==> flow/run.sh <==
#!/bin/bash
# the make line also repeats each setting of config.mk as NAME=value (left out here)
make -C /OpenROAD-flow-scripts/flow DESIGN_CONFIG=/design/flow/config.mk WORK_HOME=/design/flow/orfs CLKGATE_MAP_FILE= finish
==> flow/config.mk <==
export PLATFORM = sky130hd
export DESIGN_NAME = FM_demodulator
export DESIGN_NICKNAME = FM_demodulator
export VERILOG_FILES = /design/flow/design.v
export SDC_FILE = /design/flow/constraint.sdc
export NUM_CORES = 4
export LEC_CHECK = 0
export CAP_MARGIN = 20
export CORE_MARGIN = 2
export CORE_UTILIZATION = 66
export SETUP_SLACK_MARGIN = 3.2
export SLEW_MARGIN = 20
==> flow/constraint.sdc <==
create_clock -name core_clock -period 25.0 [get_ports {clk}]
set_input_delay 5.0000 -clock core_clock [delete_from_list [all_inputs] [get_ports {clk}]]
set_output_delay 5.0000 -clock core_clock [all_outputs]
set_load 0.01 [all_outputs]
==> flow/design.v <==
`timescale 1 ns / 1 ns
module FM_demodulator
          (
           clk,
           reset,
           clk_enable,
           inp_I,
           inp_Q,
           out_fm
          );
  input   clk;
  input   reset;
  input   clk_enable;
  input   signed [38:0] inp_I;   
  input   signed [38:0] inp_Q;   
  output  [12:0] out_fm;   
  wire enb;
  reg signed [38:0] Delay1_out1;   
  reg signed [38:0] Delay2_out1;   
  reg signed [38:0] Delay4_out1;   
  wire signed [31:0] Sum4_sub_cast;   
  wire signed [31:0] Sum4_sub_cast_1;   
  wire signed [31:0] Sum4_sub_temp;   
  wire signed [29:0] Sum4_out1;   
  wire signed [68:0] Product_mul_temp;   
  wire signed [32:0] Product_out1;   
  reg signed [38:0] Delay3_out1;   
  wire signed [30:0] Sum3_sub_cast;   
  wire signed [30:0] Sum3_sub_cast_1;   
  wire signed [30:0] Sum3_sub_temp;   
  wire signed [28:0] Sum3_out1;   
  wire signed [67:0] Product2_mul_temp;   
  wire signed [32:0] Product2_out1;   
  wire signed [31:0] Sum5_sub_cast;   
  wire signed [31:0] Sum5_sub_cast_1;   
  wire signed [31:0] Sum5_sub_temp;   
  wire [12:0] OUTPUT_rsvd;   
  reg [12:0] OUTPUT_rsvdreg;
  assign enb = clk_enable;
  always @(posedge clk or posedge reset)
    begin : Delay1_process
      if (reset == 1'b1) begin
        Delay1_out1 <= 39'sh0000000000;
      end
      else begin
        if (enb) begin
          Delay1_out1 <= inp_I;
        end
      end
    end
  always @(posedge clk or posedge reset)
    begin : Delay2_process
      if (reset == 1'b1) begin
        Delay2_out1 <= 39'sh0000000000;
      end
      else begin
        if (enb) begin
          Delay2_out1 <= inp_Q;
        end
      end
    end
  always @(posedge clk or posedge reset)
    begin : Delay4_process
      if (reset == 1'b1) begin
        Delay4_out1 <= 39'sh0000000000;
      end
      else begin
        if (enb) begin
          Delay4_out1 <= Delay2_out1;
        end
      end
    end
  assign Sum4_sub_cast = inp_Q[38:7];
  assign Sum4_sub_cast_1 = Delay4_out1[38:7];
  assign Sum4_sub_temp = Sum4_sub_cast - Sum4_sub_cast_1;
  assign Sum4_out1 = Sum4_sub_temp[29:0];
  assign Product_mul_temp = Delay1_out1 * Sum4_out1;
  assign Product_out1 = Product_mul_temp[66:34];
  always @(posedge clk or posedge reset)
    begin : Delay3_process
      if (reset == 1'b1) begin
        Delay3_out1 <= 39'sh0000000000;
      end
      else begin
        if (enb) begin
          Delay3_out1 <= Delay1_out1;
        end
      end
    end
  assign Sum3_sub_cast = inp_I[38:8];
  assign Sum3_sub_cast_1 = Delay3_out1[38:8];
  assign Sum3_sub_temp = Sum3_sub_cast - Sum3_sub_cast_1;
  assign Sum3_out1 = Sum3_sub_temp[28:0];
  assign Product2_mul_temp = Sum3_out1 * Delay2_out1;
  assign Product2_out1 = Product2_mul_temp[65:33];
  assign Sum5_sub_cast = {Product_out1[32], Product_out1[32:2]};
  assign Sum5_sub_cast_1 = {Product2_out1[32], Product2_out1[32:2]};
  assign Sum5_sub_temp = Sum5_sub_cast - Sum5_sub_cast_1;
  assign OUTPUT_rsvd = Sum5_sub_temp[29:17];
always @(posedge clk)
    begin : OUTPUT_rsvdreg_process    
        if (enb) begin
          OUTPUT_rsvdreg <= OUTPUT_rsvd;
       end
    end
  assign out_fm = OUTPUT_rsvdreg;
endmodule   
==> results_slide.txt, run 1 <==
Run Summary

Synth
  – Comb area leader: adder cells
  – Sequential area share after synthesis: 0.0454
  – Top cell type by total area after synthesis: fa_1
  – Yosys simple share: 0.141
  – Distinct lib cells: 65
  – Synth top cells by count: inv_1 (2538), fa_1 (2317), nand2_1 (1707)
  – Synthesized area per cell: 9.09 um2
  – Ys async rst share: 0.913
  – Most numerous cell in the Yosys netlist: inv_1
  – XOR/XNOR Area Share: 0.0173
  – Yosys stat cell total: 9256
  – Top cells, area: fa_1 (55%), inv_1 (11%), nand2_1 (7.6%), ha_1 (6.7%), dfrtp_1 (4.1%)
  – Chip Area, Yosys: 0.0842 mm2
  – Post-synthesis instance total: 9256
  – Mux cell area share: 0.0110
  – Synthesis Warnings: 1
  – Dominant cell area share: 0.551
  – Complex Gates by Area: 0.0316
  – Synth flops: 150
  – Adder Area Share: 0.618
  – Top_reg_cell synth: dfrtp_1
  – Syn Std Cell Area: 0.0842 mm2
  – Mapped Nets: 12106
  – EDFF count, synth: 13

Layout
  – Final core occ: 0.689
  – Area delta synth->final: 3.96%
  – Final net count: 11855
  – Filler cell count: 10462
  – Flop area: 0.00383 mm2
  – Combinational gate area: 0.0695 mm2
  – Post-route cell area: 0.0875 mm2

Worst hold path
  – Worst Hold Path EP: Delay1_out1[29]
  – Worst hold-check path type: register to register
  – Hold Crit Start: Delay1_out1[29]
  – Hold path depth: 1

Setup path
  – Worst R2R Path Depth: 50
  – Worst r2r src: Delay3_out1[9]
  – Critical path launch point type: input pin
  – CP endpoint kind: register
  – Reg2reg setup slack: 9.35 ns
  – Worst Setup SP: inp_I[14]
  – Critical path depth: 49
  – WP data arrival: 20.55 ns
  – Buf/Inv on CP: 5
  – Critical R2R Capture: OUTPUT_rsvdreg[12]
  – Crit path max-delay family: AND-OR/OR-AND gates
  – CP required: 25.25 ns
  – Largest stage delay, worst path: 0.70 ns
  – Worst-path fanout max: 39
  – Setup CP Type: input pin to register
  – CP most frequent cell: fa_1
  – CP Capture Point: OUTPUT_rsvdreg[12]
  – CP max-delay cell: a221oi_1

Global route
  – Overflow after GRT: 0
  – GR Util met2: 0.634
  – Global-route met1 utilization: 0.528
  – Vias in the first global route: 67822
  – GRT Overall Usage: 0.393
  – Global-route met3 utilization: 0.0865
  – Antenna violations before repair: 6
  – First-pass GRT wire length: 387 mm
  – Grt peak-use layer: met2
  – Largest net degree at the start of global routing: 84

Floorplanning
  – Fp util: 0.663
  – Row cnt: 131
  – # IOs: 94
  – Floorplan core area: 0.127 mm2
  – Chip area: 0.130 mm2
  – Die height: 361 um
  – Die extent in x: 361 um

Clock tree
  – Hold-fix buffers, CTS: 0
  – TritonCTS clock tree: done
  – CTS clk-pin slew, worst paths: 0.08 ns
  – Max Root-Sink Buffers: 2
  – H-tree levels: 4
  – Late-Pin Clk Latency: 0.52 ns
  – Root Driver: clkbuf_16
  – Post-CTS Setup Bufs: 0
  – # resized after CTS: 0
  – CTS Buf Count: 17
  – # clock sinks: 150

Detailed routing
  – N_diodes: 0
  – DRC errors left: 0
  – DRT Pass-1 Iters: 5
  – Antenna-violating nets left: 0
  – Via density: 5.73
  – Initial detailed-routing violation count: 4676
  – Wirelength per Cell: 22.6 um
  – WL final: 241 mm
  – Detailed-route via count: 61148

Placement
  – Port buffer count: 93
  – Post-DP HPWL: 178 mm
  – Post-DP Area: 0.0869 mm2
  – GPL Wtd Cong: 0.930

Final timing
  – Worst-case clock skew: 0.0282 ns
  – Slew headroom: 0.262
  – Cycle use final: 0.812
  – Setup TNS: 0 ns
  – Final Hold Viols: 0
  – Slew Viols, Final: 0
  – Achievable Freq: 49.2 MHz
  – Crit path time final: 20.31 ns
  – Worst-margin pin slew: 1.09 ns
  – RSZ-0062 raised after global routing: false
  – Final setup viols: 0

Run
  – Log Warnings: 28
  – Max-capacitance violation count: 0

Status
  – Outcome: no timing/DRC/antenna violations
## cell type report
class                           count  area share
Multi-Input combinational cell   6073       0.794
Inverter                         2538       0.109
Sequential cell                   150      0.0438
Tap cell                         1662      0.0238
Timing Repair Buffer              225      0.0220
Clock buffer                       17     0.00486
Clock inverter                     15     0.00224
## layer usage
metal	vias up	share of wire
li1	25572	-
met1	31790	0.38
met2	3073	0.47
met3	703	0.10
met4	10	0.045
met5	-	0.00029
## through the flow
stage          hold slack (ns)  worst slack, ns  cells
2_1_floorplan            0.485             7.27   9256
3_3_place_gp             0.492             4.83  10648
3_5_place_dp             0.498             4.46  10648
4_1_cts                  0.517             4.96  10680
5_1_grt                  0.546             3.81  10680
6_report                 0.512             4.69  10680
==> run 2, diff against run 1 <==
ABC_AREA = 1   (was not set)
CAP_MARGIN = 10   (was 20)
CELL_PAD_IN_SITES_DETAIL_PLACEMENT = 1   (was not set)
CELL_PAD_IN_SITES_GLOBAL_PLACEMENT = 3   (was not set)
CORE_ASPECT_RATIO = 0.74   (was not set)
CORE_MARGIN = 7   (was 2)
CORE_UTILIZATION = 36   (was 66)
CTS_CLUSTER_DIAMETER = 151   (was not set)
CTS_CLUSTER_SIZE = 49   (was not set)
GPL_ROUTABILITY_DRIVEN = 0   (was not set)
GPL_TIMING_DRIVEN = 1   (was not set)
HOLD_SLACK_MARGIN = 0.04   (was not set)
MAX_ROUTING_LAYER = met4   (was not set)
MIN_ROUTING_LAYER = met2   (was not set)
PLACE_DENSITY_LB_ADDON = 0.19   (was not set)
SETUP_SLACK_MARGIN = 3.73   (was 3.2)
SLEW_MARGIN = 30   (was 20)
TNS_END_PERCENT = 90   (was not set)
clock period = 12.9 ns   (was 25.0 ns; I/O delays follow)
==> run 2 against run 1 <==
The run now fails in 5_1_grt. Synthesized cell count is 14% higher. Die area grew 96%. Area after synthesis grew 3.2%.
==> results_slide.txt, run 2 <==
Implementation Results

Synth
  – Synthesized area per cell: 8.25 um2 (was 9.09 um2)
  – Adder Area Share: 0.599 (was 0.618)
  – Mux cell area share: 0 (was 0.0110)
  – Post-synthesis instance total: 10528 (was 9256)
  – Dominant cell area share: 0.534 (was 0.551)
  – Comb area leader: adder cells (unchanged)
  – Mapped Nets: 13378 (was 12106)
  – XOR/XNOR Area Share: 0.00998 (was 0.0173)
  – Top cells, area: fa_1 (53%), inv_1 (12%), nand2_1 (9.9%), ha_1 (6.5%), dfrtp_1 (3.9%) (was fa_1 (55%), inv_1 (11%), nand2_1 (7.6%), ha_1 (6.7%), dfrtp_1 (4.1%))
  – Most numerous cell in the Yosys netlist: inv_1 (unchanged)
  – Complex Gates by Area: 0.0409 (was 0.0316)
  – Synth top cells by count: inv_1 (2885), fa_1 (2317), nand2_1 (2294) (was inv_1 (2538), fa_1 (2317), nand2_1 (1707))
  – Distinct lib cells: 60 (was 65)
  – Chip Area, Yosys: 0.0868 mm2 (was 0.0842 mm2)
  – EDFF count, synth: 13 (unchanged)
  – Synth flops: 150 (unchanged)
  – Yosys stat cell total: 10528 (was 9256)
  – Sequential area share after synthesis: 0.0440 (was 0.0454)
  – Yosys simple share: 0.159 (was 0.141)
  – Top cell type by total area after synthesis: fa_1 (unchanged)
  – Synthesis Warnings: 1 (unchanged)
  – Ys async rst share: 0.913 (unchanged)
  – Syn Std Cell Area: 0.0868 mm2 (was 0.0842 mm2)
  – Top_reg_cell synth: dfrtp_1 (unchanged)

Placement
  – Port buffer count: 93 (unchanged)
  – DP Worst Slack: -1.29 ns (was 4.46 ns)
  – Post-DP HPWL: 327 mm (was 178 mm)

Global route
  – Overflow after GRT: 699
  – GRT Overall Usage: 0.603

Status
  – Stop err: [ERROR GRT-0116] Global routing finished with congestion. Check the congestion regions in the DRC Viewer.
  – Outcome: aborted with a tool error (was no timing/DRC/antenna violations)
  – Exit stage: 5_1_grt

Floorplanning
  – Die extent in x: 585 um (was 361 um)
  – Fp util: 0.363 (was 0.663)
  – Row cnt: 154 (was 131)
  – Floorplan core area: 0.239 mm2 (was 0.127 mm2)
  – # IOs: 94 (unchanged)
  – Die height: 437 um (was 361 um)
  – Chip area: 0.255 mm2 (was 0.130 mm2)

Clock tree
  – Hold-fix buffers, CTS: 0 (unchanged)
  – Root Driver: clkbuf_16 (unchanged)
  – H-tree levels: 4 (unchanged)
  – # clock sinks: 150 (unchanged)
  – CTS Buf Count: 25 (was 17)
  – Max Root-Sink Buffers: 3 (was 2)
==> run 2: metrics by stage <==
stage | cell area (um2) | utilization | instances
after CTS | 106000 | 0.444 | 14832
after detailed placement | 101000 | 0.425 | 14690
after floorplan | 87100 | - | 10528
after global placement | 101000 | 0.425 | 14690
==> run 2: per-layer routing <==
layer,overflow,global-route usage
met5,-,-
met4,3,0.241
met3,689,0.769
met2,7,0.649
met1,-,-
==> run 2: what timing repair did <==
action / 4_1_cts
cloned: 18
pin swaps: 234
setup buffers: 91
gates resized: 617
setup endpoints to repair: 13
==> run 3, diff against run 2 <==
ABC_AREA = 0   (was 1)
CAP_MARGIN = 30   (was 10)
CELL_PAD_IN_SITES_DETAIL_PLACEMENT = 2   (was 1)
CELL_PAD_IN_SITES_GLOBAL_PLACEMENT = not set   (was 3)
CORE_ASPECT_RATIO = not set   (was 0.74)
CORE_MARGIN = 3   (was 7)
CORE_UTILIZATION = 31   (was 36)
CTS_CLUSTER_DIAMETER = 392   (was 151)
CTS_CLUSTER_SIZE = not set   (was 49)
GPL_ROUTABILITY_DRIVEN = not set   (was 0)
GPL_TIMING_DRIVEN = 0   (was 1)
HOLD_SLACK_MARGIN = not set   (was 0.04)
MAX_ROUTING_LAYER = not set   (was met4)
MIN_ROUTING_LAYER = not set   (was met2)
PLACE_DENSITY = 0.46   (was not set)
PLACE_DENSITY_LB_ADDON = not set   (was 0.19)
SETUP_SLACK_MARGIN = 5.0   (was 3.73)
SLEW_MARGIN = 5   (was 30)
TNS_END_PERCENT = not set   (was 90)
clock period = 32.3 ns   (was 12.9 ns; I/O delays follow)
==> run 3 against run 2 <==
The run now finishes clean. Die area is 8.8% higher. Synthesized cell count fell by 12%. Area after synthesis fell by 3.1%.
==> results_slide.txt, run 3 <==
Run Summary

Status
  – Outcome: no timing/DRC/antenna violations (was aborted with a tool error)

Setup path
  – Worst R2R Path Depth: 57
  – Critical path launch point type: input pin
  – Reg2reg setup slack: 13.79 ns
  – Buf/Inv on CP: 8
  – CP Capture Point: OUTPUT_rsvdreg[12]
  – Worst-path fanout max: 10
  – Crit path max-delay family: AND-OR/OR-AND gates
  – Worst r2r src: Delay4_out1[7]
  – CP required: 32.58 ns
  – Critical path depth: 59
  – WP data arrival: 24.95 ns
  – Critical R2R Capture: OUTPUT_rsvdreg[12]
  – Setup CP Type: input pin to register
  – CP most frequent cell: fa_1
  – CP endpoint kind: register
  – Largest stage delay, worst path: 0.83 ns
  – Worst Setup SP: inp_Q[7]
  – CP max-delay cell: a2111oi_0

Layout
  – Area delta synth->final: 9.15%
  – Post-route cell area: 0.0919 mm2
  – Combinational gate area: 0.0690 mm2
  – Flop area: 0.00382 mm2
  – Final core occ: 0.341
  – Final net count: 12336
  – Filler cell count: 29958

Final timing
  – Worst-margin pin slew: 1.15 ns
  – Setup TNS: 0 ns
  – Min setup slack post-route: 7.63 ns
  – Cycle use final: 0.764
  – Final setup viols: 0
  – Final Hold Viols: 0
  – Slew Viols, Final: 0
  – Worst-case clock skew: 0.0437 ns
  – Achievable Freq: 40.5 MHz
  – RSZ-0062 raised after global routing: false
  – Slew headroom: 0.231
  – Crit path time final: 24.67 ns

Synth
  – Mux cell area share: 0.0110 (was 0)
  – Top_reg_cell synth: dfrtp_1 (unchanged)
  – Most numerous cell in the Yosys netlist: inv_1 (unchanged)
  – Ys async rst share: 0.913 (unchanged)
  – Yosys simple share: 0.141 (was 0.159)
  – Synthesized area per cell: 9.09 um2 (was 8.25 um2)
  – Mapped Nets: 12106 (was 13378)
  – Chip Area, Yosys: 0.0842 mm2 (was 0.0868 mm2)
  – Complex Gates by Area: 0.0316 (was 0.0409)
  – Post-synthesis instance total: 9256 (was 10528)
  – Synth top cells by count: inv_1 (2538), fa_1 (2317), nand2_1 (1707) (was inv_1 (2885), fa_1 (2317), nand2_1 (2294))
  – Dominant cell area share: 0.551 (was 0.534)
  – XOR/XNOR Area Share: 0.0173 (was 0.00998)
  – Distinct lib cells: 65 (was 60)
  – Adder Area Share: 0.618 (was 0.599)
  – EDFF count, synth: 13 (unchanged)
  – Sequential area share after synthesis: 0.0454 (was 0.0440)
  – Yosys stat cell total: 9256 (was 10528)
  – Synthesis Warnings: 1 (unchanged)
  – Top cells, area: fa_1 (55%), inv_1 (11%), nand2_1 (7.6%), ha_1 (6.7%), dfrtp_1 (4.1%) (was fa_1 (53%), inv_1 (12%), nand2_1 (9.9%), ha_1 (6.5%), dfrtp_1 (3.9%))
  – Comb area leader: adder cells (unchanged)
  – Synth flops: 150 (unchanged)
  – Syn Std Cell Area: 0.0842 mm2 (was 0.0868 mm2)
  – Top cell type by total area after synthesis: fa_1 (unchanged)

Detailed routing
  – Via density: 4.93
  – Wirelength per Cell: 27.2 um
  – Detailed-route via count: 64473
  – DRC errors left: 0
  – WL final: 356 mm
  – Initial detailed-routing violation count: 4269
  – Antenna-violating nets left: 0
  – DRT Pass-1 Iters: 5

Placement
  – Post-DP HPWL: 313 mm (was 327 mm)
  – Port buffer count: 93 (unchanged)
  – Post-DP Area: 0.0908 mm2 (was 0.101 mm2)
  – DP Worst Slack: 6.74 ns (was -1.29 ns)
  – GPL Wtd Cong: 0.962

Run
  – Max-capacitance violation count: 0
  – Log Warnings: 26

Worst hold path
  – Worst hold-check path type: register to register
  – Hold Crit Start: Delay4_out1[7]
  – Hold path depth: 1
  – Worst Hold Path EP: Delay4_out1[7]

Clock tree
  – TritonCTS clock tree: done
  – Late-Pin Clk Latency: 0.58 ns
  – # clock sinks: 150 (unchanged)
  – CTS clk-pin slew, worst paths: 0.09 ns
  – Max Root-Sink Buffers: 2 (was 3)
  – H-tree levels: 4 (unchanged)
  – CTS Buf Count: 17 (was 25)
  – Post-CTS Setup Bufs: 0 (was 91)
  – # resized after CTS: 0 (was 617)
  – Hold-fix buffers, CTS: 0 (unchanged)
  – Root Driver: clkbuf_16 (unchanged)

Global route
  – Vias in the first global route: 77144
  – GRT Overall Usage: 0.260
  – Overflow after GRT: 0
  – Antenna violations before repair: 36
  – Largest net degree at the start of global routing: 72
  – First-pass GRT wire length: 526 mm

Floorplanning
  – Row cnt: 190 (was 154)
  – Floorplan core area: 0.269 mm2 (was 0.239 mm2)
  – Die extent in x: 527 um (was 585 um)
  – # IOs: 94 (unchanged)
  – Chip area: 0.278 mm2 (was 0.255 mm2)
  – Die height: 527 um (was 437 um)
  – Fp util: 0.313 (was 0.363)
-- run 3: through the flow --
step,hold WS (ns),instances
3_3_place_gp,0.497,12901
6_report,0.525,13074
3_5_place_dp,0.508,12992
5_1_grt,0.545,13051
4_1_cts,0.528,13024
2_1_floorplan,0.485,9256
-- run 3: layout make-up --
type	count	area share
tap	3552	0.0484
antenna	23	0.000626
buffer	495	0.0203
timing repair buffer	211	0.0279
clock buffer	17	0.00463
sequential	150	0.0416
multi-input combinational	6073	0.751
inverter	2538	0.104
clock inverter	15	0.00221
-- run 3: metal layers --
metal	global-route usage	up-vias	wire, um
met5	0	-	52
met4	0.143	8	23500
met3	0.0314	637	18400
met2	0.431	1792	169000
met1	0.331	35449	145000
li1	-	26587	-
==> run 4, diff against run 3 <==
ABC_AREA = not set   (was 0)
CAP_MARGIN = 20   (was 30)
CELL_PAD_IN_SITES_DETAIL_PLACEMENT = not set   (was 2)
CORE_MARGIN = 4   (was 3)
CORE_UTILIZATION = 56   (was 31)
CTS_CLUSTER_DIAMETER = not set   (was 392)
GPL_ROUTABILITY_DRIVEN = 1   (was not set)
GPL_TIMING_DRIVEN = not set   (was 0)
PLACE_DENSITY = not set   (was 0.46)
PLACE_DENSITY_LB_ADDON = 0.11   (was not set)
SETUP_SLACK_MARGIN = not set   (was 5.0)
SLEW_MARGIN = 40   (was 5)
clock period = 13.1 ns   (was 32.3 ns; I/O delays follow)
==> run 4 against run 3 <==
Global-route usage up 6.3 points. Routed wire length down 33%. Worst setup slack worse by 9.4 ns. Cell area up 4.2%. Sequential share of layout area down 0.13 points. Highest routed layer unchanged. First-iteration DRC count down 15%. Count of clock-buffer cells in the layout unchanged. Critical path type unchanged. Via count down 3.1%. Now fails the layout checks on setup timing. Die area down 44%. Synthesized cell count unchanged.
==> results_slide.txt, run 4 <==
Run Summary

Detailed routing
  – Detailed-route via count: 62470 (was 64473)
  – DRT Pass-1 Iters: 12 (was 5)
  – Antenna-violating nets left: 0 (unchanged)
  – Initial detailed-routing violation count: 3610 (was 4269)
  – Via density: 5.30 (was 4.93)
  – Wirelength per Cell: 20.4 um (was 27.2 um)
  – DRC errors left: 0 (unchanged)
  – WL final: 240 mm (was 356 mm)

Synth
  – Top cell type by total area after synthesis: fa_1 (unchanged)
  – Top cells, area: fa_1 (55%), inv_1 (11%), nand2_1 (7.6%), ha_1 (6.7%), dfrtp_1 (4.1%) (unchanged)
  – Syn Std Cell Area: 0.0842 mm2 (unchanged)
  – EDFF count, synth: 13 (unchanged)
  – Most numerous cell in the Yosys netlist: inv_1 (unchanged)
  – Complex Gates by Area: 0.0316 (unchanged)
  – Yosys stat cell total: 9256 (unchanged)
  – Mapped Nets: 12106 (unchanged)
  – Adder Area Share: 0.618 (unchanged)
  – Yosys simple share: 0.141 (unchanged)
  – Comb area leader: adder cells (unchanged)
  – Synthesis Warnings: 1 (unchanged)
  – Post-synthesis instance total: 9256 (unchanged)
  – Synth top cells by count: inv_1 (2538), fa_1 (2317), nand2_1 (1707) (unchanged)
  – Mux cell area share: 0.0110 (unchanged)
  – Dominant cell area share: 0.551 (unchanged)
  – Synthesized area per cell: 9.09 um2 (unchanged)
  – Chip Area, Yosys: 0.0842 mm2 (unchanged)
  – Sequential area share after synthesis: 0.0454 (unchanged)
  – XOR/XNOR Area Share: 0.0173 (unchanged)
  – Synth flops: 150 (unchanged)
  – Top_reg_cell synth: dfrtp_1 (unchanged)
  – Ys async rst share: 0.913 (unchanged)
  – Distinct lib cells: 65 (unchanged)

Floorplanning
  – # IOs: 94 (unchanged)
  – Row cnt: 142 (was 190)
  – Floorplan core area: 0.150 mm2 (was 0.269 mm2)
  – Die extent in x: 396 um (was 527 um)
  – Chip area: 0.157 mm2 (was 0.278 mm2)
  – Fp util: 0.563 (was 0.313)
  – Die height: 396 um (was 527 um)

Final timing
  – Slew headroom: 0.419 (was 0.231)
  – Worst-case clock skew: 0.0187 ns (was 0.0437 ns)
  – RSZ-0062 raised after global routing: true (was false)
  – Crit path time final: 14.84 ns
  – Achievable Freq: 67.4 MHz
  – Final hold slack: 0.497 ns (was 0.525 ns)
  – Slew Viols, Final: 0 (unchanged)
  – Worst-margin pin slew: 0.872 ns (was 1.15 ns)
  – Cycle use final: 1.13 (was 0.764)
  – Final setup viols: 13 (was 0)
  – Min setup slack post-route: -1.74 ns (was 7.63 ns)
  – Final Hold Viols: 0 (unchanged)

Clock tree
  – TritonCTS clock tree: done (unchanged)
  – # clock sinks: 150 (unchanged)
  – Late-Pin Clk Latency: 0.53 ns (was 0.58 ns)
  – CTS clk-pin slew, worst paths: 0.08 ns (was 0.09 ns)
  – Max Root-Sink Buffers: 2 (unchanged)
  – Root Driver: clkbuf_16 (unchanged)
  – H-tree levels: 4 (unchanged)
  – Hold-fix buffers, CTS: 0 (unchanged)
  – CTS Buf Count: 17 (unchanged)

Worst hold path
  – Hold path depth: 2 (was 1)
  – Worst hold-check path type: register to register (unchanged)
  – Worst Hold Path EP: Delay3_out1[33] (was Delay4_out1[7])
  – Hold Crit Start: Delay1_out1[33] (was Delay4_out1[7])

Run
  – Log Warnings: 29 (was 26)
  – Max-capacitance violation count: 0 (unchanged)

Placement
  – GPL Wtd Cong: 0.946 (was 0.962)
  – Port buffer count: 93 (unchanged)
  – Post-DP HPWL: 198 mm (was 313 mm)

Setup path
  – Worst r2r src: Delay4_out1[7] (unchanged)
  – CP max-delay cell: clkdlybuf4s50_1 (was a2111oi_0)
  – Setup CP Type: input pin to register (unchanged)
  – CP most frequent cell: fa_1 (unchanged)
  – WP data arrival: 15.09 ns (was 24.95 ns)
  – Critical path launch point type: input pin (unchanged)
  – Worst-path fanout max: 3 (was 10)
  – Critical R2R Capture: OUTPUT_rsvdreg[12] (unchanged)
  – CP Capture Point: OUTPUT_rsvdreg[12] (unchanged)
  – CP required: 13.36 ns (was 32.58 ns)
  – CP endpoint kind: register (unchanged)
  – Buf/Inv on CP: 10 (was 8)
  – Largest stage delay, worst path: 0.55 ns (was 0.83 ns)
  – Reg2reg setup slack: 0.09 ns (was 13.79 ns)
  – Worst R2R Path Depth: 61 (was 57)
  – Crit path max-delay family: adder cells (was AND-OR/OR-AND gates)
  – Critical path depth: 60 (was 59)
  – Worst Setup SP: inp_Q[14] (was inp_Q[7])

Layout
  – Final net count: 12602 (was 12336)
  – Area delta synth->final: 13.7% (was 9.15%)
  – Flop area: 0.00386 mm2 (was 0.00382 mm2)
  – Filler cell count: 12653 (was 29958)
  – Combinational gate area: 0.0706 mm2 (was 0.0690 mm2)

Global route
  – First-pass GRT wire length: 391 mm (was 526 mm)
  – Antenna violations before repair: 14 (was 36)
  – Largest net degree at the start of global routing: 95 (was 72)
  – Overflow after GRT: 0 (unchanged)
  – Vias in the first global route: 70260 (was 77144)
  – GRT Overall Usage: 0.324 (was 0.260)

Status
  – Outcome: finished with violations (was no timing/DRC/antenna violations)
  – SO Faults: setup timing
## run 4: layer usage
metal,global-route usage,share of wire,vias to the layer above
met5,0,0.000096,-
met4,0.133,0.054,4
met3,0.0529,0.069,574
met2,0.550,0.49,2194
met1,0.416,0.38,32639
li1,-,-,27059
## run 4: stage by stage
step           instances  setup WS, ns  TNS [ns]  area, um2   util
5_1_grt            11781         -2.28    -21.76      95700  0.640
3_3_place_gp       11700         -2.87    -29.05      93500  0.625
6_report           11786         -1.74    -15.25      95700  0.640
3_5_place_dp       11701         -3.03    -29.90      93600  0.625
2_1_floorplan       9256         -1.08     -4.33      84400      -
4_1_cts            11767         -1.61    -12.98      95300  0.637
## run 4: repair_timing
action / in CTS / in global routing
resized: 139 / 82
buffers inserted: 33 / 17
endpoints found under the setup margin: 13 / 13
cloned: 6 / 0
pin swaps: 115 / 45
## run 4: area by class of cell
cell class                      instances  area share
Tap cell                             2016      0.0263
Clock inverter                         15     0.00208
Multi-Input combinational cell       6074       0.738
Timing Repair Buffer                  971      0.0893
Clock buffer                           17     0.00444
Sequential cell                       150      0.0403
Antenna cell                            5    0.000131
Inverter                             2538      0.0997
==> run 5, diff against run 4 <==
ABC_AREA = 1   (was not set)
CORE_MARGIN = 2   (was 4)
CORE_UTILIZATION = 72   (was 56)
CTS_CLUSTER_DIAMETER = 397   (was not set)
CTS_CLUSTER_SIZE = 98   (was not set)
GPL_ROUTABILITY_DRIVEN = not set   (was 1)
PLACE_DENSITY = 0.42   (was not set)
PLACE_DENSITY_LB_ADDON = not set   (was 0.11)
SLEW_MARGIN = 20   (was 40)
TNS_END_PERCENT = 10   (was not set)
clock period = 11.7 ns   (was 13.1 ns; I/O delays follow)
==> run 5 against run 4 <==
The flow now stops in 5_1_grt. Area after synthesis up 3.2%. Die area down 21%. Synthesized cell count up 14%.
==> results_slide.txt, run 5 <==
Implementation Results

Status
  – Outcome: aborted with a tool error (was finished with violations)
  – Exit stage: 5_1_grt
  – Stop err: [ERROR GRT-0232] Routing congestion too high. Check the congestion heatmap in the GUI.

Synth
  – Synthesized area per cell: 8.25 um2 (was 9.09 um2)
  – Top cell type by total area after synthesis: fa_1 (unchanged)
  – Yosys simple share: 0.159 (was 0.141)
  – Synthesis Warnings: 1 (unchanged)
  – Synth flops: 150 (unchanged)
  – XOR/XNOR Area Share: 0.00998 (was 0.0173)
  – Top_reg_cell synth: dfrtp_1 (unchanged)
  – EDFF count, synth: 13 (unchanged)
  – Complex Gates by Area: 0.0409 (was 0.0316)
  – Post-synthesis instance total: 10528 (was 9256)
  – Sequential area share after synthesis: 0.0440 (was 0.0454)
  – Syn Std Cell Area: 0.0868 mm2 (was 0.0842 mm2)
  – Mapped Nets: 13378 (was 12106)
  – Top cells, area: fa_1 (53%), inv_1 (12%), nand2_1 (9.9%), ha_1 (6.5%), dfrtp_1 (3.9%) (was fa_1 (55%), inv_1 (11%), nand2_1 (7.6%), ha_1 (6.7%), dfrtp_1 (4.1%))
  – Comb area leader: adder cells (unchanged)
  – Chip Area, Yosys: 0.0868 mm2 (was 0.0842 mm2)
  – Synth top cells by count: inv_1 (2885), fa_1 (2317), nand2_1 (2294) (was inv_1 (2538), fa_1 (2317), nand2_1 (1707))
  – Yosys stat cell total: 10528 (was 9256)
  – Dominant cell area share: 0.534 (was 0.551)
  – Ys async rst share: 0.913 (unchanged)
  – Most numerous cell in the Yosys netlist: inv_1 (unchanged)
  – Distinct lib cells: 60 (was 65)
  – Adder Area Share: 0.599 (was 0.618)
  – Mux cell area share: 0 (was 0.0110)

Clock tree
  – CTS Buf Count: 17 (unchanged)
  – H-tree levels: 4 (unchanged)
  – Hold-fix buffers, CTS: 0 (unchanged)
  – Max Root-Sink Buffers: 2 (unchanged)
  – Root Driver: clkbuf_16 (unchanged)
  – # clock sinks: 150 (unchanged)

Global route
  – Overflow after GRT: 6
  – GRT Overall Usage: 0.656

Placement
  – DP Worst Slack: -1.77 ns (was -3.03 ns)
  – Post-DP HPWL: 268 mm (was 198 mm)
  – Port buffer count: 93 (unchanged)
  – GPL Wtd Cong: 1.09 (was 0.946)

Floorplanning
  – Row cnt: 127 (was 142)
  – # IOs: 94 (unchanged)
  – Chip area: 0.123 mm2 (was 0.157 mm2)
  – Floorplan core area: 0.120 mm2 (was 0.150 mm2)
  – Fp util: 0.725 (was 0.563)
  – Die extent in x: 351 um (was 396 um)
  – Die height: 351 um (was 396 um)
==> run 5: repair_timing <==
item                                    CTS
cloned                                    1
resized                                 170
endpoints found under the setup margin   13
buffers inserted                         14
pin swaps                                54
==> run 5: metal layers <==
metal / global-route usage / overflow
met1: 0.711 / 0
met2: 0.837 / 2
met3: 0.479 / 0
met4: 0.526 / 4
met5: 0.185 / 0
==> run 5: per-stage QoR <==
stage | std cells | hold WS (ns) | cell area (um2)
2_1_floorplan | 10528 | 0.493 | 86800
3_3_place_gp | 13015 | 0.467 | 98300
3_5_place_dp | 13015 | 0.475 | 98300
4_1_cts | 13062 | 0.499 | 99700
==> run 6, diff against run 5 <==
ABC_AREA = not set   (was 1)
CAP_MARGIN = 30   (was 20)
CELL_PAD_IN_SITES_GLOBAL_PLACEMENT = 3   (was not set)
CORE_ASPECT_RATIO = 0.5   (was not set)
CORE_MARGIN = 10   (was 2)
CORE_UTILIZATION = 40   (was 72)
CTS_CLUSTER_DIAMETER = 331   (was 397)
CTS_CLUSTER_SIZE = 100   (was 98)
PLACE_DENSITY = not set   (was 0.42)
PLACE_DENSITY_LB_ADDON = 0.3   (was not set)
SETUP_SLACK_MARGIN = -1.06   (was not set)
SLEW_MARGIN = 30   (was 20)
TNS_END_PERCENT = 15   (was 10)
clock period = 25.0 ns   (was 11.7 ns; I/O delays follow)
==> run 6 against run 5 <==
Now clean on timing, DRC and antenna. Area after synthesis is 3.1% lower. Die area is 87% higher. Synthesized cell count is 12% lower.
==> results_slide.txt, run 6 <==
Run Summary

Status
  – Outcome: no timing/DRC/antenna violations (was aborted with a tool error)

Clock tree
  – H-tree levels: 4 (unchanged)
  – Max Root-Sink Buffers: 2 (unchanged)
  – # resized after CTS: 0 (was 170)
  – CTS clk-pin slew, worst paths: 0.08 ns
  – Root Driver: clkbuf_16 (unchanged)
  – CTS Buf Count: 17 (unchanged)
  – Late-Pin Clk Latency: 0.49 ns
  – TritonCTS clock tree: done
  – # clock sinks: 150 (unchanged)
  – Hold-fix buffers, CTS: 0 (unchanged)
  – Post-CTS Setup Bufs: 0 (was 14)

Setup path
  – Reg2reg setup slack: 9.19 ns
  – Buf/Inv on CP: 6
  – Worst Setup SP: inp_Q[7]
  – CP max-delay cell: a2111oi_0
  – Worst R2R Path Depth: 48
  – Setup CP Type: input pin to register
  – Critical path launch point type: input pin
  – CP required: 25.22 ns
  – WP data arrival: 20.64 ns
  – Crit path max-delay family: AND-OR/OR-AND gates
  – Largest stage delay, worst path: 0.86 ns
  – Worst-path fanout max: 38
  – Critical R2R Capture: OUTPUT_rsvdreg[12]
  – Critical path depth: 57
  – Worst r2r src: Delay3_out1[9]
  – CP most frequent cell: fa_1
  – CP endpoint kind: register
  – CP Capture Point: OUTPUT_rsvdreg[12]

Final timing
  – Setup TNS: 0 ns
  – Crit path time final: 20.42 ns
  – Final setup viols: 0
  – RSZ-0062 raised after global routing: false
  – Worst-margin pin slew: 0.973 ns
  – Slew headroom: 0.335
  – Worst-case clock skew: 0.0254 ns
  – Min setup slack post-route: 4.58 ns
  – Final Hold Viols: 0
  – Cycle use final: 0.817
  – Slew Viols, Final: 0
  – Achievable Freq: 49.0 MHz

Layout
  – Final net count: 11895
  – Flop area: 0.00382 mm2
  – Combinational gate area: 0.0695 mm2
  – Filler cell count: 20712
  – Area delta synth->final: 5.99%

Synth
  – Chip Area, Yosys: 0.0842 mm2 (was 0.0868 mm2)
  – Dominant cell area share: 0.551 (was 0.534)
  – Top cell type by total area after synthesis: fa_1 (unchanged)
  – XOR/XNOR Area Share: 0.0173 (was 0.00998)
  – Adder Area Share: 0.618 (was 0.599)
  – Mux cell area share: 0.0110 (was 0)
  – Synthesized area per cell: 9.09 um2 (was 8.25 um2)
  – Ys async rst share: 0.913 (unchanged)
  – Syn Std Cell Area: 0.0842 mm2 (was 0.0868 mm2)
  – Top cells, area: fa_1 (55%), inv_1 (11%), nand2_1 (7.6%), ha_1 (6.7%), dfrtp_1 (4.1%) (was fa_1 (53%), inv_1 (12%), nand2_1 (9.9%), ha_1 (6.5%), dfrtp_1 (3.9%))
  – Top_reg_cell synth: dfrtp_1 (unchanged)
  – Yosys simple share: 0.141 (was 0.159)
  – Mapped Nets: 12106 (was 13378)
  – Comb area leader: adder cells (unchanged)
  – Complex Gates by Area: 0.0316 (was 0.0409)
  – EDFF count, synth: 13 (unchanged)
  – Yosys stat cell total: 9256 (was 10528)
  – Synth top cells by count: inv_1 (2538), fa_1 (2317), nand2_1 (1707) (was inv_1 (2885), fa_1 (2317), nand2_1 (2294))
  – Synthesis Warnings: 1 (unchanged)
  – Distinct lib cells: 65 (was 60)
  – Most numerous cell in the Yosys netlist: inv_1 (unchanged)
  – Post-synthesis instance total: 9256 (was 10528)
  – Synth flops: 150 (unchanged)
  – Sequential area share after synthesis: 0.0454 (was 0.0440)

Detailed routing
  – DRT Pass-1 Iters: 6
  – Antenna-violating nets left: 0
  – Detailed-route via count: 59307
  – Wirelength per Cell: 23.2 um
  – DRC errors left: 0
  – Initial detailed-routing violation count: 4124
  – Via density: 5.02
  – WL final: 274 mm

Worst hold path
  – Worst hold-check path type: register to register
  – Hold Crit Start: Delay2_out1[26]
  – Hold path depth: 2
  – Worst Hold Path EP: Delay4_out1[26]

Floorplanning
  – Die height: 344 um (was 351 um)
  – Die extent in x: 669 um (was 351 um)
  – Row cnt: 118 (was 127)
  – Chip area: 0.230 mm2 (was 0.123 mm2)
  – # IOs: 94 (unchanged)
  – Floorplan core area: 0.208 mm2 (was 0.120 mm2)
  – Fp util: 0.405 (was 0.725)

Global route
  – Vias in the first global route: 65575
  – First-pass GRT wire length: 426 mm
  – Antenna violations before repair: 8
  – Overflow after GRT: 0
  – Largest net degree at the start of global routing: 87
  – GRT Overall Usage: 0.246

Placement
  – Port buffer count: 93 (unchanged)
  – Post-DP HPWL: 204 mm (was 268 mm)
  – GPL Wtd Cong: 0.861 (was 1.09)
  – DP Worst Slack: 3.95 ns (was -1.77 ns)

Run
  – Max-capacitance violation count: 0
  – Log Warnings: 26
-- run 6: layout make-up --
| cell class | count | share of cell area |
|---|---|---|
| Inverter | 2538 | 0.107 |
| Clock buffer | 17 | 0.00477 |
| Multi-Input combinational cell | 6073 | 0.779 |
| Timing Repair Buffer | 265 | 0.0250 |
| Sequential cell | 150 | 0.0428 |
| Clock inverter | 15 | 0.00224 |
| Antenna cell | 5 | 0.000140 |
| Tap cell | 2760 | 0.0387 |
-- run 6: per-stage QoR --
step | std cells | util | area, um2 | hold WS [ns]
floorplan | 9256 | - | 84200 | 0.485
global placement | 11786 | 0.426 | 88600 | 0.465
detailed placement | 11786 | 0.426 | 88600 | 0.471
CTS | 11818 | 0.429 | 89200 | 0.486
global route | 11818 | 0.429 | 89200 | 0.514
finish | 11823 | 0.429 | 89200 | 0.488
-- run 6: routing by layer --
metal | vias up | wire length (um) | track usage
li1 | 25667 | - | -
met1 | 31753 | 132000 | 0.372
met2 | 1709 | 121000 | 0.382
met3 | 178 | 16900 | 0.0332
met4 | 0 | 4250 | 0.0372
met5 | - | 0 | 0
==> run 7, diff against run 6 <==
ABC_AREA = 1   (was not set)
CAP_MARGIN = 15   (was 30)
CELL_PAD_IN_SITES_GLOBAL_PLACEMENT = not set   (was 3)
CORE_ASPECT_RATIO = 1.31   (was 0.5)
CORE_MARGIN = 2   (was 10)
CORE_UTILIZATION = 72   (was 40)
CTS_CLUSTER_DIAMETER = 391   (was 331)
CTS_CLUSTER_SIZE = 99   (was 100)
PLACE_DENSITY_LB_ADDON = not set   (was 0.3)
SETUP_SLACK_MARGIN = -1.14   (was -1.06)
SLEW_MARGIN = 40   (was 30)
clock period = 16.3 ns   (was 25.0 ns; I/O delays follow)
==> run 7 against run 6 <==
Routed wire length is 26% higher. Worst setup slack worse by 3.7 ns. Critical path depth is 6 lower. Still clean on timing, DRC and antenna. Cell count is 1.4% higher.
==> results_slide.txt, run 7 <==
Run Summary

Run
  – Log Warnings: 33 (was 26)
  – Max-capacitance violation count: 0 (unchanged)

Setup path
  – Worst R2R Path Depth: 46 (was 48)
  – CP Capture Point: OUTPUT_rsvdreg[9] (was OUTPUT_rsvdreg[12])
  – Crit path max-delay family: adder cells (was AND-OR/OR-AND gates)
  – CP most frequent cell: fa_1 (unchanged)
  – Worst Setup SP: inp_Q[7] (unchanged)
  – CP required: 16.60 ns (was 25.22 ns)
  – Worst-path fanout max: 36 (was 38)
  – Largest stage delay, worst path: 0.58 ns (was 0.86 ns)
  – Critical path launch point type: input pin (unchanged)
  – CP endpoint kind: register (unchanged)
  – CP max-delay cell: nand2_1 (was a2111oi_0)
  – Setup CP Type: input pin to register (unchanged)
  – Critical path depth: 51 (was 57)
  – Worst r2r src: Delay4_out1[9] (was Delay3_out1[9])
  – Critical R2R Capture: OUTPUT_rsvdreg[9] (was OUTPUT_rsvdreg[12])
  – Buf/Inv on CP: 12 (was 6)
  – WP data arrival: 15.72 ns (was 20.64 ns)
  – Reg2reg setup slack: 3.76 ns (was 9.19 ns)

Detailed routing
  – WL final: 344 mm (was 274 mm)
  – Via density: 6.47 (was 5.02)
  – DR WL met2: 148 mm (was 121 mm)
  – DRT met1 WL: 93.0 mm (was 132 mm)
  – Wirelength per Cell: 28.7 um (was 23.2 um)
  – Met3 WL: 51.7 mm (was 16.9 mm)
  – Initial detailed-routing violation count: 11148 (was 4124)
  – Max layer used: met5 (was met4)
  – DRT Pass-1 Iters: 13 (was 6)
  – Detailed-route via count: 77615 (was 59307)
  – Antenna-violating nets left: 0 (unchanged)
  – DRC errors left: 0 (unchanged)

Status
  – Outcome: no timing/DRC/antenna violations (unchanged)

Synth
  – Adder Area Share: 0.599 (was 0.618)
  – XOR/XNOR Area Share: 0.00998 (was 0.0173)
  – EDFF count, synth: 13 (unchanged)
  – Complex Gates by Area: 0.0409 (was 0.0316)
  – Dominant cell area share: 0.534 (was 0.551)
  – Distinct lib cells: 60 (was 65)
  – Yosys simple share: 0.159 (was 0.141)
  – Synthesized area per cell: 8.25 um2 (was 9.09 um2)
  – Sequential area share after synthesis: 0.0440 (was 0.0454)
  – Most numerous cell in the Yosys netlist: inv_1 (unchanged)
  – Syn Std Cell Area: 0.0868 mm2 (was 0.0842 mm2)
  – Top cell type by total area after synthesis: fa_1 (unchanged)
  – Synthesis Warnings: 1 (unchanged)
  – Synth top cells by count: inv_1 (2885), fa_1 (2317), nand2_1 (2294) (was inv_1 (2538), fa_1 (2317), nand2_1 (1707))
  – Top cells, area: fa_1 (53%), inv_1 (12%), nand2_1 (9.9%), ha_1 (6.5%), dfrtp_1 (3.9%) (was fa_1 (55%), inv_1 (11%), nand2_1 (7.6%), ha_1 (6.7%), dfrtp_1 (4.1%))
  – Mapped Nets: 13378 (was 12106)
  – Top_reg_cell synth: dfrtp_1 (unchanged)
  – Chip Area, Yosys: 0.0868 mm2 (was 0.0842 mm2)
  – Post-synthesis instance total: 10528 (was 9256)
  – Ys async rst share: 0.913 (unchanged)
  – Yosys stat cell total: 10528 (was 9256)
  – Synth flops: 150 (unchanged)
  – Comb area leader: adder cells (unchanged)
  – Mux cell area share: 0 (was 0.0110)

Global route
  – Antenna violations before repair: 35 (was 8)
  – Overflow after GRT: 0 (unchanged)
  – Largest net degree at the start of global routing: 108 (was 87)
  – Vias in the first global route: 86832 (was 65575)
  – First-pass GRT wire length: 519 mm (was 426 mm)
  – GRT Overall Usage: 0.587 (was 0.246)

Clock tree
  – Root Driver: clkbuf_16 (unchanged)
  – Late-Pin Clk Latency: 0.58 ns (was 0.49 ns)
  – # clock sinks: 150 (unchanged)
  – Post-CTS Setup Bufs: 0 (unchanged)
  – CTS clk-pin slew, worst paths: 0.07 ns (was 0.08 ns)
  – CTS Buf Count: 17 (unchanged)
  – Hold-fix buffers, CTS: 0 (unchanged)
  – Max Root-Sink Buffers: 2 (unchanged)
  – # resized after CTS: 0 (unchanged)
  – TritonCTS clock tree: done (unchanged)
  – H-tree levels: 4 (unchanged)

Final timing
  – Worst-case clock skew: 0.0274 ns (was 0.0254 ns)
  – Slew headroom: 0.307 (was 0.335)
  – Worst-margin pin slew: 1.04 ns (was 0.973 ns)
  – Achievable Freq: 64.8 MHz
  – Final hold slack: 0.501 ns (was 0.488 ns)
  – Slew Viols, Final: 0 (unchanged)
  – Crit path time final: 15.42 ns
  – RSZ-0062 raised after global routing: false (unchanged)
  – Final Hold Viols: 0 (unchanged)
  – Setup TNS: 0 ns (unchanged)
  – Final setup viols: 0 (unchanged)
  – Cycle use final: 0.946 (was 0.817)

Floorplanning
  – Floorplan core area: 0.120 mm2 (was 0.208 mm2)
  – Chip area: 0.123 mm2 (was 0.230 mm2)
  – # IOs: 94 (unchanged)
  – Die height: 402 um (was 344 um)
  – Fp util: 0.726 (was 0.405)
  – Row cnt: 145 (was 118)
  – Die extent in x: 307 um (was 669 um)

Layout
  – Area delta synth->final: 4.02% (was 5.99%)
  – Final net count: 13244 (was 11895)

Worst hold path
  – Worst hold-check path type: register to register (unchanged)
  – Hold path depth: 2 (unchanged)
  – Hold Crit Start: Delay1_out1[30] (was Delay2_out1[26])
  – Worst Hold Path EP: Delay3_out1[30] (was Delay4_out1[26])

Placement
  – Post-DP HPWL: 271 mm (was 204 mm)
  – Port buffer count: 93 (unchanged)
  – GPL Wtd Cong: 1.09 (was 0.861)
[run 7: routing by layer]
layer,vias to the layer above,global-route usage
met5,-,0.0339
met4,38,0.616
met3,3559,0.307
met2,7711,0.850
met1,36701,0.576
li1,29606,-
[run 7: cell type report]
cell class / instances / area, um2
well taps: 1543 / 1930
fillers: 7732 / 29200
diodes: 44 / 110
flip-flops and latches: 150 / 3840
clock inverters: 13 / 216
inverters: 2946 / 11100
multi-input cells: 6988 / 70300
repair buffers: 291 / 2430
clock buffers: 19 / 453
[run 7: per-stage QoR]
step	area [um2]	setup WS (ns)	instances	util
finish	90300	0.878	11994	0.756
global route	90300	0.474	11965	0.755
CTS	90200	1.21	11950	0.754
detailed placement	89500	0.720	11918	0.749
global placement	89500	0.771	11918	0.748
floorplan	86800	3.83	10528	-
==> run 8, diff against run 7 <==
ABC_AREA = not set   (was 1)
CAP_MARGIN = 20   (was 15)
CELL_PAD_IN_SITES_DETAIL_PLACEMENT = 0   (was not set)
CORE_ASPECT_RATIO = not set   (was 1.31)
CORE_UTILIZATION = 25   (was 72)
CTS_CLUSTER_DIAMETER = not set   (was 391)
CTS_CLUSTER_SIZE = not set   (was 99)
GPL_ROUTABILITY_DRIVEN = 0   (was not set)
MIN_ROUTING_LAYER = met1   (was not set)
PLACE_DENSITY_LB_ADDON = 0.12   (was not set)
SETUP_SLACK_MARGIN = 5.0   (was -1.14)
SLEW_MARGIN = 30   (was 40)
TNS_END_PERCENT = 85   (was 15)
clock period = 37.4 ns   (was 16.3 ns; I/O delays follow)
==> run 8 against run 7 <==
Still clean. Synthesized cell count decreased by 12%. Non-clock buffer count decreased by 30. Utilization decreased by 48 points. Cell area increased by 1.1%. Register-to-register slack improved by 18 ns. Worst setup slack improved by 13 ns. Critical path depth decreased by 3. Largest cell class unchanged. Highest routed layer unchanged.
==> results_slide.txt, run 8 <==
Run Summary

Synth
  – Synth top cells by count: inv_1 (2538), fa_1 (2317), nand2_1 (1707) (was inv_1 (2885), fa_1 (2317), nand2_1 (2294))
  – Top cell type by total area after synthesis: fa_1 (unchanged)
  – Synth flops: 150 (unchanged)
  – Top cells, area: fa_1 (55%), inv_1 (11%), nand2_1 (7.6%), ha_1 (6.7%), dfrtp_1 (4.1%) (was fa_1 (53%), inv_1 (12%), nand2_1 (9.9%), ha_1 (6.5%), dfrtp_1 (3.9%))
  – XOR/XNOR Area Share: 0.0173 (was 0.00998)
  – Ys async rst share: 0.913 (unchanged)
  – Synthesized area per cell: 9.09 um2 (was 8.25 um2)
  – EDFF count, synth: 13 (unchanged)
  – Synthesis Warnings: 1 (unchanged)
  – Top_reg_cell synth: dfrtp_1 (unchanged)
  – Mapped Nets: 12106 (was 13378)
  – Post-synthesis instance total: 9256 (was 10528)
  – Dominant cell area share: 0.551 (was 0.534)
  – Complex Gates by Area: 0.0316 (was 0.0409)
  – Distinct lib cells: 65 (was 60)
  – Adder Area Share: 0.618 (was 0.599)
  – Most numerous cell in the Yosys netlist: inv_1 (unchanged)
  – Sequential area share after synthesis: 0.0454 (was 0.0440)
  – Mux cell area share: 0.0110 (was 0)
  – Syn Std Cell Area: 0.0842 mm2 (was 0.0868 mm2)
  – Chip Area, Yosys: 0.0842 mm2 (was 0.0868 mm2)
  – Yosys simple share: 0.141 (was 0.159)
  – Comb area leader: adder cells (unchanged)
  – Yosys stat cell total: 9256 (was 10528)

Layout
  – Post-route cell area: 0.0913 mm2 (was 0.0903 mm2)
  – Combinational gate area: 0.0695 mm2 (was 0.0703 mm2)
  – Final core occ: 0.272 (was 0.756)
  – Final net count: 11899 (was 13244)
  – Area delta synth->final: 8.52% (was 4.02%)
  – Filler cell count: 36118 (was 7732)
  – Flop area: 0.00383 mm2 (was 0.00384 mm2)
  – Final Instance Count excl. Fillers: 13472 (was 11994)

Setup path
  – Largest stage delay, worst path: 0.85 ns (was 0.58 ns)
  – Reg2reg setup slack: 21.30 ns (was 3.76 ns)
  – WP data arrival: 23.45 ns (was 15.72 ns)
  – Setup CP Type: input pin to register (unchanged)
  – Worst r2r src: Delay3_out1[14] (was Delay4_out1[9])
  – CP required: 37.71 ns (was 16.60 ns)
  – Worst R2R Path Depth: 48 (was 46)
  – Worst Setup SP: inp_I[14] (was inp_Q[7])
  – Worst-path fanout max: 39 (was 36)
  – Critical path launch point type: input pin (unchanged)
  – CP most frequent cell: fa_1 (unchanged)
  – Crit path max-delay family: AND-OR/OR-AND gates (was adder cells)
  – Buf/Inv on CP: 5 (was 12)
  – Critical R2R Capture: OUTPUT_rsvdreg[12] (was OUTPUT_rsvdreg[9])
  – Critical path depth: 48 (was 51)
  – CP max-delay cell: a211oi_1 (was nand2_1)
  – CP Capture Point: OUTPUT_rsvdreg[12] (was OUTPUT_rsvdreg[9])
  – CP endpoint kind: register (unchanged)

Placement
  – Port buffer count: 93 (unchanged)
  – DP Worst Slack: 13.68 ns (was 0.720 ns)
  – Dpl cells: 13429 (was 11918)
  – Post-DP Area: 0.0906 mm2 (was 0.0895 mm2)
  – Post-DP HPWL: 230 mm (was 271 mm)

Detailed routing
  – WL final: 309 mm (was 344 mm)
  – Via density: 4.43 (was 6.47)
  – DRC errors left: 0 (unchanged)
  – Initial detailed-routing violation count: 3246 (was 11148)
  – Detailed-route via count: 59622 (was 77615)
  – DRT Pass-1 Iters: 5 (was 13)
  – Antenna-violating nets left: 0 (unchanged)
  – Wirelength per Cell: 22.9 um (was 28.7 um)

Floorplanning
  – Row cnt: 213 (was 145)
  – Fp util: 0.251 (was 0.726)
  – # IOs: 94 (unchanged)
  – Die extent in x: 584 um (was 307 um)
  – Chip area: 0.341 mm2 (was 0.123 mm2)
  – Floorplan core area: 0.336 mm2 (was 0.120 mm2)
  – Die height: 584 um (was 402 um)

Worst hold path
  – Hold path depth: 2 (unchanged)
  – Hold Crit Start: Delay1_out1[20] (was Delay1_out1[30])
  – Worst hold-check path type: register to register (unchanged)
  – Worst Hold Path EP: Delay3_out1[20] (was Delay3_out1[30])

Final timing
  – Final setup viols: 0 (unchanged)
  – Cycle use final: 0.619 (was 0.946)
  – Crit path time final: 23.14 ns
  – Worst-margin pin slew: 1.04 ns (about the same)
  – Worst-case clock skew: 0.0485 ns (was 0.0274 ns)
  – Final Hold Viols: 0 (unchanged)
  – Slew headroom: 0.304 (was 0.307)
  – Min setup slack post-route: 14.26 ns (was 0.878 ns)
  – RSZ-0062 raised after global routing: false (unchanged)
  – Achievable Freq: 43.2 MHz
  – Setup TNS: 0 ns (unchanged)
  – Slew Viols, Final: 0 (unchanged)

Clock tree
  – # clock sinks: 150 (unchanged)
  – TritonCTS clock tree: done (unchanged)
  – # resized after CTS: 0 (unchanged)
  – Root Driver: clkbuf_16 (unchanged)
  – H-tree levels: 4 (unchanged)
  – Late-Pin Clk Latency: 0.60 ns (was 0.58 ns)
  – Post-CTS Setup Bufs: 0 (unchanged)
  – Max Root-Sink Buffers: 3 (was 2)
  – Hold-fix buffers, CTS: 0 (unchanged)
  – CTS clk-pin slew, worst paths: 0.10 ns (was 0.07 ns)
  – CTS Buf Count: 25 (was 17)

Global route
  – Overflow after GRT: 0 (unchanged)
  – Largest net degree at the start of global routing: 76 (was 108)
  – GRT Overall Usage: 0.188 (was 0.587)
  – Antenna violations before repair: 18 (was 35)
  – Vias in the first global route: 68844 (was 86832)
  – First-pass GRT wire length: 470 mm (was 519 mm)

Status
  – Outcome: no timing/DRC/antenna violations (unchanged)

Run
  – Log Warnings: 26 (was 33)
  – Max-capacitance violation count: 0 (unchanged)
run 8: stage by stage:
step	hold slack, ns
3_3_place_gp	0.466
6_report	0.496
5_1_grt	0.527
2_1_floorplan	0.485
3_5_place_dp	0.472
4_1_cts	0.496
run 8: metal layers:
metal | GRT usage | up-vias | routed length (um)
met5 | 0 | - | 29
met4 | 0.0412 | 4 | 8020
met3 | 0.0188 | 313 | 12100
met2 | 0.324 | 1261 | 153000
met1 | 0.252 | 32390 | 136000
li1 | - | 25654 | -
run 8: final cells by class:
| cell class | instances | area share |
|---|---|---|
| multi-input combinational | 6073 | 0.761 |
| antenna | 11 | 0.000301 |
| inverter | 2538 | 0.104 |
| clock buffer | 26 | 0.00700 |
| timing repair buffer | 261 | 0.0241 |
| sequential | 150 | 0.0420 |
| clock inverter | 6 | 0.000616 |
| tap | 4407 | 0.0604 |
==> run 9, diff against run 8 <==
CORE_ASPECT_RATIO = 0.74   (was not set)
CORE_UTILIZATION = 68   (was 25)
CTS_CLUSTER_DIAMETER = 151   (was not set)
CTS_CLUSTER_SIZE = 48   (was not set)
GPL_ROUTABILITY_DRIVEN = not set   (was 0)
GPL_TIMING_DRIVEN = 1   (was not set)
MAX_ROUTING_LAYER = met4   (was not set)
MIN_ROUTING_LAYER = not set   (was met1)
PLACE_DENSITY_LB_ADDON = not set   (was 0.12)
SETUP_SLACK_MARGIN = -1.24   (was 5.0)
SLEW_MARGIN = 10   (was 30)
TNS_END_PERCENT = 15   (was 85)
clock period = 12.9 ns   (was 37.4 ns; I/O delays follow)
==> run 9 against run 8 <==
Worst hold slack better by 0.018 ns. Cell area increased by 3.3%. Area after synthesis is the same. Synthesized cell count unchanged. The layout now fails its checks (setup timing). Clock skew is 0.036 ns lower. Critical path depth increased by 12. Cell count is 16% lower. Utilization grew 49 points. Die area is 63% lower. Register-to-register slack worse by 21 ns. Non-clock buffer count rose by 684. Largest cell class unchanged.
==> results_slide.txt, run 9 <==
Run Summary

Status
  – Outcome: finished with violations (was no timing/DRC/antenna violations)
  – SO Faults: setup timing

Setup path
  – Crit path max-delay family: adder cells (was AND-OR/OR-AND gates)
  – CP Capture Point: OUTPUT_rsvdreg[12] (unchanged)
  – Largest stage delay, worst path: 0.55 ns (was 0.85 ns)
  – CP required: 13.14 ns (was 37.71 ns)
  – Critical R2R Capture: OUTPUT_rsvdreg[12] (unchanged)
  – Worst Setup SP: inp_Q[7] (was inp_I[14])
  – Critical path depth: 60 (was 48)
  – Buf/Inv on CP: 11 (was 5)
  – Critical path launch point type: input pin (unchanged)
  – Worst r2r src: Delay3_out1[9] (was Delay3_out1[14])
  – Setup CP Type: input pin to register (unchanged)
  – CP endpoint kind: register (unchanged)
  – Reg2reg setup slack: -0.01 ns (was 21.30 ns)
  – CP max-delay cell: fa_1 (was a211oi_1)
  – Worst-path fanout max: 13 (was 39)
  – Worst R2R Path Depth: 51 (was 48)
  – WP data arrival: 15.37 ns (was 23.45 ns)
  – CP most frequent cell: fa_1 (unchanged)

Detailed routing
  – Via density: 5.59 (was 4.43)
  – DRC errors left: 0 (unchanged)
  – Initial detailed-routing violation count: 5479 (was 3246)
  – Antenna-violating nets left: 0 (unchanged)
  – Wirelength per Cell: 21.6 um (was 22.9 um)
  – Detailed-route via count: 63582 (was 59622)
  – DRT Pass-1 Iters: 8 (was 5)
  – WL final: 246 mm (was 309 mm)

Synth
  – Sequential area share after synthesis: 0.0454 (unchanged)
  – Adder Area Share: 0.618 (unchanged)
  – XOR/XNOR Area Share: 0.0173 (unchanged)
  – Most numerous cell in the Yosys netlist: inv_1 (unchanged)
  – Yosys stat cell total: 9256 (unchanged)
  – Synthesis Warnings: 1 (unchanged)
  – Ys async rst share: 0.913 (unchanged)
  – Yosys simple share: 0.141 (unchanged)
  – Top cell type by total area after synthesis: fa_1 (unchanged)
  – Dominant cell area share: 0.551 (unchanged)
  – Syn Std Cell Area: 0.0842 mm2 (unchanged)
  – Distinct lib cells: 65 (unchanged)
  – Synthesized area per cell: 9.09 um2 (unchanged)
  – Mux cell area share: 0.0110 (unchanged)
  – Post-synthesis instance total: 9256 (unchanged)
  – Mapped Nets: 12106 (unchanged)
  – Synth top cells by count: inv_1 (2538), fa_1 (2317), nand2_1 (1707) (unchanged)
  – Comb area leader: adder cells (unchanged)
  – Chip Area, Yosys: 0.0842 mm2 (unchanged)
  – Top_reg_cell synth: dfrtp_1 (unchanged)
  – Synth flops: 150 (unchanged)
  – Top cells, area: fa_1 (55%), inv_1 (11%), nand2_1 (7.6%), ha_1 (6.7%), dfrtp_1 (4.1%) (unchanged)
  – Complex Gates by Area: 0.0316 (unchanged)
  – EDFF count, synth: 13 (unchanged)

Final timing
  – Final Hold Viols: 0 (unchanged)
  – Worst-case clock skew: 0.0128 ns (was 0.0485 ns)
  – Worst-margin pin slew: 1.08 ns (was 1.04 ns)
  – Achievable Freq: 66.1 MHz
  – Crit path time final: 15.12 ns
  – Setup TNS: -22.55 ns (was 0 ns)
  – RSZ-0062 raised after global routing: true (was false)
  – Min setup slack post-route: -2.22 ns (was 14.26 ns)
  – Final hold slack: 0.514 ns (was 0.496 ns)
  – Cycle use final: 1.17 (was 0.619)
  – Slew headroom: 0.282 (was 0.304)
  – Final setup viols: 13 (was 0)
  – Slew Viols, Final: 0 (unchanged)

Placement
  – Post-DP HPWL: 202 mm (was 230 mm)
  – DP Worst Slack: -3.42 ns (was 13.68 ns)
  – Port buffer count: 93 (unchanged)
  – GPL Wtd Cong: 1.02

Layout
  – Area delta synth->final: 12.1% (was 8.52%)
  – Final net count: 12583 (was 11899)
  – Final core occ: 0.765 (was 0.272)

Floorplanning
  – Die height: 307 um (was 584 um)
  – Fp util: 0.682 (was 0.251)
  – Chip area: 0.127 mm2 (was 0.341 mm2)
  – Die extent in x: 413 um (was 584 um)
  – Row cnt: 111 (was 213)
  – # IOs: 94 (unchanged)
  – Floorplan core area: 0.123 mm2 (was 0.336 mm2)

Global route
  – Overflow after GRT: 0 (unchanged)
  – First-pass GRT wire length: 391 mm (was 470 mm)
  – GRT Overall Usage: 0.421 (was 0.188)
  – Vias in the first global route: 69876 (was 68844)
  – Antenna violations before repair: 6 (was 18)
  – Largest net degree at the start of global routing: 88 (was 76)

Clock tree
  – Late-Pin Clk Latency: 0.51 ns (was 0.60 ns)
  – Max Root-Sink Buffers: 3 (unchanged)
  – CTS Buf Count: 25 (unchanged)
  – TritonCTS clock tree: done (unchanged)
  – # clock sinks: 150 (unchanged)
  – H-tree levels: 4 (unchanged)
  – Root Driver: clkbuf_16 (unchanged)
  – CTS clk-pin slew, worst paths: 0.06 ns (was 0.10 ns)

Run
  – Max-capacitance violation count: 0 (unchanged)
  – Log Warnings: 31 (was 26)

Worst hold path
  – Worst hold-check path type: register to register (unchanged)
  – Hold path depth: 1 (was 2)
  – Hold Crit Start: Delay3_out1[8] (was Delay1_out1[20])
  – Worst Hold Path EP: Delay3_out1[8] (was Delay3_out1[20])
run 9: routing by layer:
| layer | track usage | part of all wire | vias up | wire length (um) |
|---|---|---|---|---|
| met5 | - | 0 | - | 0 |
| met4 | 0.150 | 0.046 | 0 | 11300 |
| met3 | 0.0947 | 0.11 | 596 | 27300 |
| met2 | 0.620 | 0.44 | 3380 | 109000 |
| met1 | 0.583 | 0.40 | 32582 | 97900 |
| li1 | - | - | 27024 | - |
run 9: what timing repair did:
| action | 4_1_cts | 5_1_grt |
|---|---|---|
| setup buffers | 12 | 3 |
| setup endpoints to repair | 13 | 13 |
| pin swaps | 25 | 18 |
| gates resized | 49 | 23 |
| hold buffers | 0 | 0 |
run 9: area by class of cell:
class                           instances  area [um2]
Inverter                             2538        9540
Clock buffer                           28         637
Timing Repair Buffer                  945        8200
Multi-Input combinational cell       6073       70000
Tap cell                             1638        2050
Sequential cell                       150        3860
Clock inverter                          5        30.0
Fill cell                            8887       29000
Antenna cell                            2        5.00
run 9: per-stage QoR:
stage,instance area [um2],instances
6_report,94400,11379
5_1_grt,94400,11378
4_1_cts,94200,11371
3_5_place_dp,93100,11327
3_3_place_gp,93100,11326
2_1_floorplan,84400,9256
